## lane 1
Design SimulatedDevice, start of the top module:
module SimulatedDevice(
    input[1:0] global_state,
    input sys_clk,
    input rx,
    output tx,
    input turn_left_signal,
    input turn_right_signal,
    input move_forward_signal,
    input move_backward_signal,
    input place_barrier_signal,
    input destroy_barrier_signal,
    input rst,
    input clutch,
    input throttle,
    input brake,
    input power_on,
    input power_off,
    output front_detector,
    output back_detector,
    output left_detector,
    output right_detector,
    output move_backward_light,
    output move_forward_light,
    output turn_left_light,
    output turn_right_light,
    output power_light,
    output reg [2:0] state_light,
    output reg [3:0] moving_light,
    output [7:0] seg1,
    output [7:0] seg2,
    output [7:0] an
    );
clock: 13.6 ns
lec_check: 0
abc_area: 1
cap_margin: 0
core_margin: 2
core_utilization: 72
cts_cluster_diameter: 233
cts_cluster_size: 48
max_routing_layer: met4
setup_slack_margin: -1.06
slew_margin: 20
run.sh (not shown) runs the stock make flow with config.mk's settings and CLKGATE_MAP_FILE=.
Lane 1 never completed; the flow aborted with a tool error in global routing.
For lane 2, these inputs were changed with respect to lane 1:
Settings: a change of CORE_UTILIZATION from 72 to 18; a deleted CTS_CLUSTER_SIZE that had been 48; a deleted MAX_ROUTING_LAYER that had been met4; a deleted CTS_CLUSTER_DIAMETER that had been 233; a change of CAP_MARGIN from 0 to 20; a deleted SETUP_SLACK_MARGIN that had been -1.06; a deleted ABC_AREA that had been 1; a change of the clock period (ns, I/O delays scaled along) from 13.6 to 39.5.
## What came out
Taking lane 1 as the reference point, the setup slack after placement of lane 2 rises by 11,750 ps. | aoi/oai-family share of the synthesized area | higher: lane 2 |. In the flow results for lane 1 and lane 2, the post-synthesis share of cell area spent on xor and xnor gates is smaller on lane 1. Looking at the reports, lane 2 completed the entire flow and the layout it produced met the timing, design-rule and antenna checks. The number of gates given a new drive strength after cts in lane 2 was lower than what lane 1 gave.
For lane 3, these inputs were changed with respect to lane 2:
Settings: changing CORE_UTILIZATION from 18 to 40; changing the clock period (ns, I/O delays scaled along) from 39.5 to 23.9.
## What came out
Lane 3: core utilization before placement is 22 points higher than what lane 2 reported. ma.mc.res5[1] as the destination of the critical timing path was reported by lane 3, and ma.mc.res7[1] by lane 2. Taking lane 2 as the reference, in lane 3 register-to-register slack has decreased, delay of the slowest critical-path stage has decreased, largest fanout on the critical path has decreased, total power has increased, sequential power has increased. From lane 2 to lane 3 the numbers moved as follows: synthesis-to-layout area growth -2.8 points; worst setup slack fell by 8040 ps; portion of netlist area occupied by mux cells was more or less identical. The first-pass detailed-route iteration total in lane 3 sits 2 below the value recorded for lane 2. Sort lane 2 and lane 3 by pre-CTS setup slack, descending, and lane 2 comes first.
Edits applied to the flow inputs when going from lane 3 to lane 4:
Settings: CTS_CLUSTER_SIZE newly set to 98; CORE_UTILIZATION changed from 40 to 72; CTS_CLUSTER_DIAMETER newly set to 382; ABC_AREA newly set to 1; the clock period (ns, I/O delays scaled along) changed from 23.9 to 11.3.
- Taking lane 3 as the reference, in lane 4 post-synthesis register bit count shows no meaningful change, half-perimeter wire length of the detailed placement result shows a reduction of about 1.1%, floorplan core area shows a reduction of about 50%.
- As the logs show, lane 4 stopped at global routing after a tool error, so it never reached the end of the flow.

========
SimulatedDevice again, from the RTL that the note above started with.
clock: 32.8 ns
lec_check: 0
abc_area: 0
cap_margin: 20
cell_pad_in_sites_global_placement: 1
core_aspect_ratio: 1.57
core_margin: 7
core_utilization: 50
cts_cluster_size: 24
gpl_routability_driven: 1
hold_slack_margin: -0.03
place_density_lb_addon: 0.29
setup_slack_margin: 3.0
slew_margin: 20
tns_end_percent: 10
Rerun with:
- ABC_AREA: 0 -> default
- CELL_PAD_IN_SITES_GLOBAL_PLACEMENT: 1 -> default
- CORE_ASPECT_RATIO: 1.57 -> default
- CORE_MARGIN: 7 -> 2
- CORE_UTILIZATION: 50 -> 41
- CTS_CLUSTER_SIZE: 24 -> default
- GPL_ROUTABILITY_DRIVEN: 1 -> default
- HOLD_SLACK_MARGIN: -0.03 -> default
- PLACE_DENSITY_LB_ADDON: 0.29 -> default
- SETUP_SLACK_MARGIN: 3.0 -> default
- TNS_END_PERCENT: 10 -> default
- clock period: 32.8 -> 23.9 ns (I/O delays scaled with it)
What happened: Cell count rises by 5.7%. Clock power climbs by 60%. Sequential power grows by 37%. Setup slack degrades by 3.6 ns. Via count hardly moves.
Rerun with:
- ABC_AREA: default -> 1
- CORE_UTILIZATION: 41 -> 65
- SETUP_SLACK_MARGIN: default -> -1.04
- clock period: 23.9 -> 16.3 ns (I/O delays scaled with it)
=> The changed run finished with timing, DRC and antenna clean; worst setup slack loses 1.1 ns; power came out higher by 43%; clock-buffer cell count is unchanged; design area is lower by 1.4%; non-clock buffer count grows by 274; first-iteration DRC count fell by 15%; critical path depth increases by 27; routed wire length is lower by 14%.
Rerun with:
- CORE_UTILIZATION: 65 -> 58
- SETUP_SLACK_MARGIN: -1.04 -> default
- clock period: 16.3 -> 17.0 ns (I/O delays scaled with it)
The changed run passed the timing, design-rule and antenna checks.
Worst setup slack improves by 0.80 ns.
Global-route usage shrinks by 3.1 points.
Die size grows by roughly a tenth.
Via count shrinks by a few percent.
Sequential share of layout area grows by 0.30 points.
Clock skew grows by 0.0064 ns.
Rerun with:
- CORE_UTILIZATION: 58 -> 52
- clock period: 17.0 -> 18.9 ns (I/O delays scaled with it)
=> First-iteration DRC count is higher by 23%. Synthesized cell count does not change. Wire length is higher by 0.51%. Count of clock-buffer cells in the layout stays the same. Critical path depth is lower by 2. Power is lower by 10%. Global-route usage is lower by 2.1 points. Core utilization is lower by 9.6 points. Area after synthesis stays the same. Setup slack improved by 0.32 ns. Via count is lower by 2.7%.
Rerun with:
- CORE_UTILIZATION: 52 -> 72
- CTS_CLUSTER_DIAMETER: default -> 268
- PLACE_DENSITY: default -> 0.62
- SETUP_SLACK_MARGIN: default -> -1.04
- clock period: 18.9 -> 13.6 ns (I/O delays scaled with it)
With this change the flow finished with setup timing left.
Hold slack improved by 0.0066 ns.
Setup slack got worse by 4.7 ns.
Sequential power increases by 39%.
Via count increases by 36%.
Sequential share of layout area decreases by 3.2 points.
Total power increases by 37%.
Die size decreases by 27%.
Final cell count increases by 4.4%.

========
SimulatedDevice again, from the RTL that the note above started with.
make LEC_CHECK=0 CAP_MARGIN=5 CORE_MARGIN=2 CORE_UTILIZATION=70 CTS_CLUSTER_SIZE=80 HOLD_SLACK_MARGIN=-0.09 MAX_ROUTING_LAYER=met4 SETUP_SLACK_MARGIN=3.92 SLEW_MARGIN=20 finish   # period 15.1 ns
The starting point never finished: it broke off in 5_1_grt.
==> next run, changes <==
- ABC_AREA: unset -> 1
- CORE_UTILIZATION: 70 -> 72
- CTS_CLUSTER_DIAMETER: unset -> 268
- CTS_CLUSTER_SIZE: 80 -> unset
- HOLD_SLACK_MARGIN: -0.09 -> unset
- MAX_ROUTING_LAYER: met4 -> unset
- PLACE_DENSITY: unset -> 0.62
- SETUP_SLACK_MARGIN: 3.92 -> -1.04
- clock period: 15.1 -> 13.6 ns (I/O delays scaled with it)
=> With this change the flow completed, yet does not pass: negative setup slack; synthesized cell count goes up by 8.1%; die size falls by 8.7%; area after synthesis drops by 6.3%.
==> next run, changes <==
- CAP_MARGIN: 5 -> 20
- CTS_CLUSTER_DIAMETER: 268 -> 373
- CTS_CLUSTER_SIZE: unset -> 100
- PLACE_DENSITY: 0.62 -> unset
- SETUP_SLACK_MARGIN: -1.04 -> unset
- clock period: 13.6 -> 13.3 ns (I/O delays scaled with it)
The changed run did not get past 5_1_grt.
Area after synthesis does not change.
Synthesized cell count is unchanged.
Die area does not change.

========
== run A ==
SimulatedDevice again, from the RTL that the note above started with.
Settings: LEC_CHECK=0, ABC_AREA=1, CAP_MARGIN=0, CORE_MARGIN=2, CORE_UTILIZATION=72, CTS_CLUSTER_DIAMETER=233, CTS_CLUSTER_SIZE=48, PLACE_DENSITY=0.62, SETUP_SLACK_MARGIN=-1.06, SLEW_MARGIN=20; clock period 13.6 ns.
Run A is listed as incomplete: the tool reported an error in global routing (5_1_grt) and the run ended there.
--- input diff run A..run B ---
- CAP_MARGIN: 0 -> 20
- CORE_UTILIZATION: 72 -> 65
- PLACE_DENSITY: 0.62 -> unset
- CTS_CLUSTER_SIZE: 48 -> unset
- CTS_CLUSTER_DIAMETER: 233 -> unset
- the clock period (ns, I/O delays scaled along): 13.6 -> 15.6
[summary]
- Run B improves on run A in post-place setup slack.
- The final report for run B shows a completed flow and a layout that fails verification, specifically setup timing.
- Compared with run A, in run B core area went up by about 11%, mean instance size in the synthesized netlist was more or less identical, placed instance count went up by about 0.5%, synthesized cell count was more or less identical.
- Routability-driven placement congestion ratio (lower): run B
- Going from run A to run B, the die area was enlarged.
--- input diff run B..run C ---
- CTS_CLUSTER_DIAMETER: unset -> 361
- SETUP_SLACK_MARGIN: -1.06 -> unset
- PLACE_DENSITY: unset -> 0.42
- CORE_UTILIZATION: 65 -> 72
- the clock period (ns, I/O delays scaled along): 15.6 -> 17.3
[summary]
When the final numbers for run C and run B were put side by side, the relative contribution of the clock network to total power turned out to be smaller in run B. Looking only at largest net degree at the start of global routing, and setting everything else aside, the lower value of run C and run B goes to run B. Run C | stages: all done | timing, DRC, antenna: all pass. Run C ends up with a wire length of the first global-routing pass that is 430 um lower than in run B. Against run B, run C comes in 1.70 ns higher on data required time at the worst endpoint. Against run B as the reference, run C delivers a lower total power. Compared with run B, run C instantiates a smaller number of standard cells. [run C] final cycle utilization of the critical path fell 7.1 points relative to run B.
Input changes introduced in run D (baseline for comparison: run C):
- CORE_UTILIZATION changed from 72 to 62
- CTS_CLUSTER_DIAMETER removed (was 361)
- PLACE_DENSITY removed (was 0.42)
- the clock period (ns, I/O delays scaled along) changed from 17.3 to 11.1
==> comparison <==
From the logs: run D reached the end of the flow and failed the layout checks with setup timing. Run C closes out successfully: all stages finished, all timing, DRC and antenna checks passed. Against run C as the reference, run D delivers a higher final design utilization. Run D vs run C, path length in cells of the critical path went up by about 0.8%. Diff run C and run D: total instance count after detailed placement lower in run C. Minimum hold slack was lower in the run labelled run D.
Power is estimated from default activity; no workload was simulated.
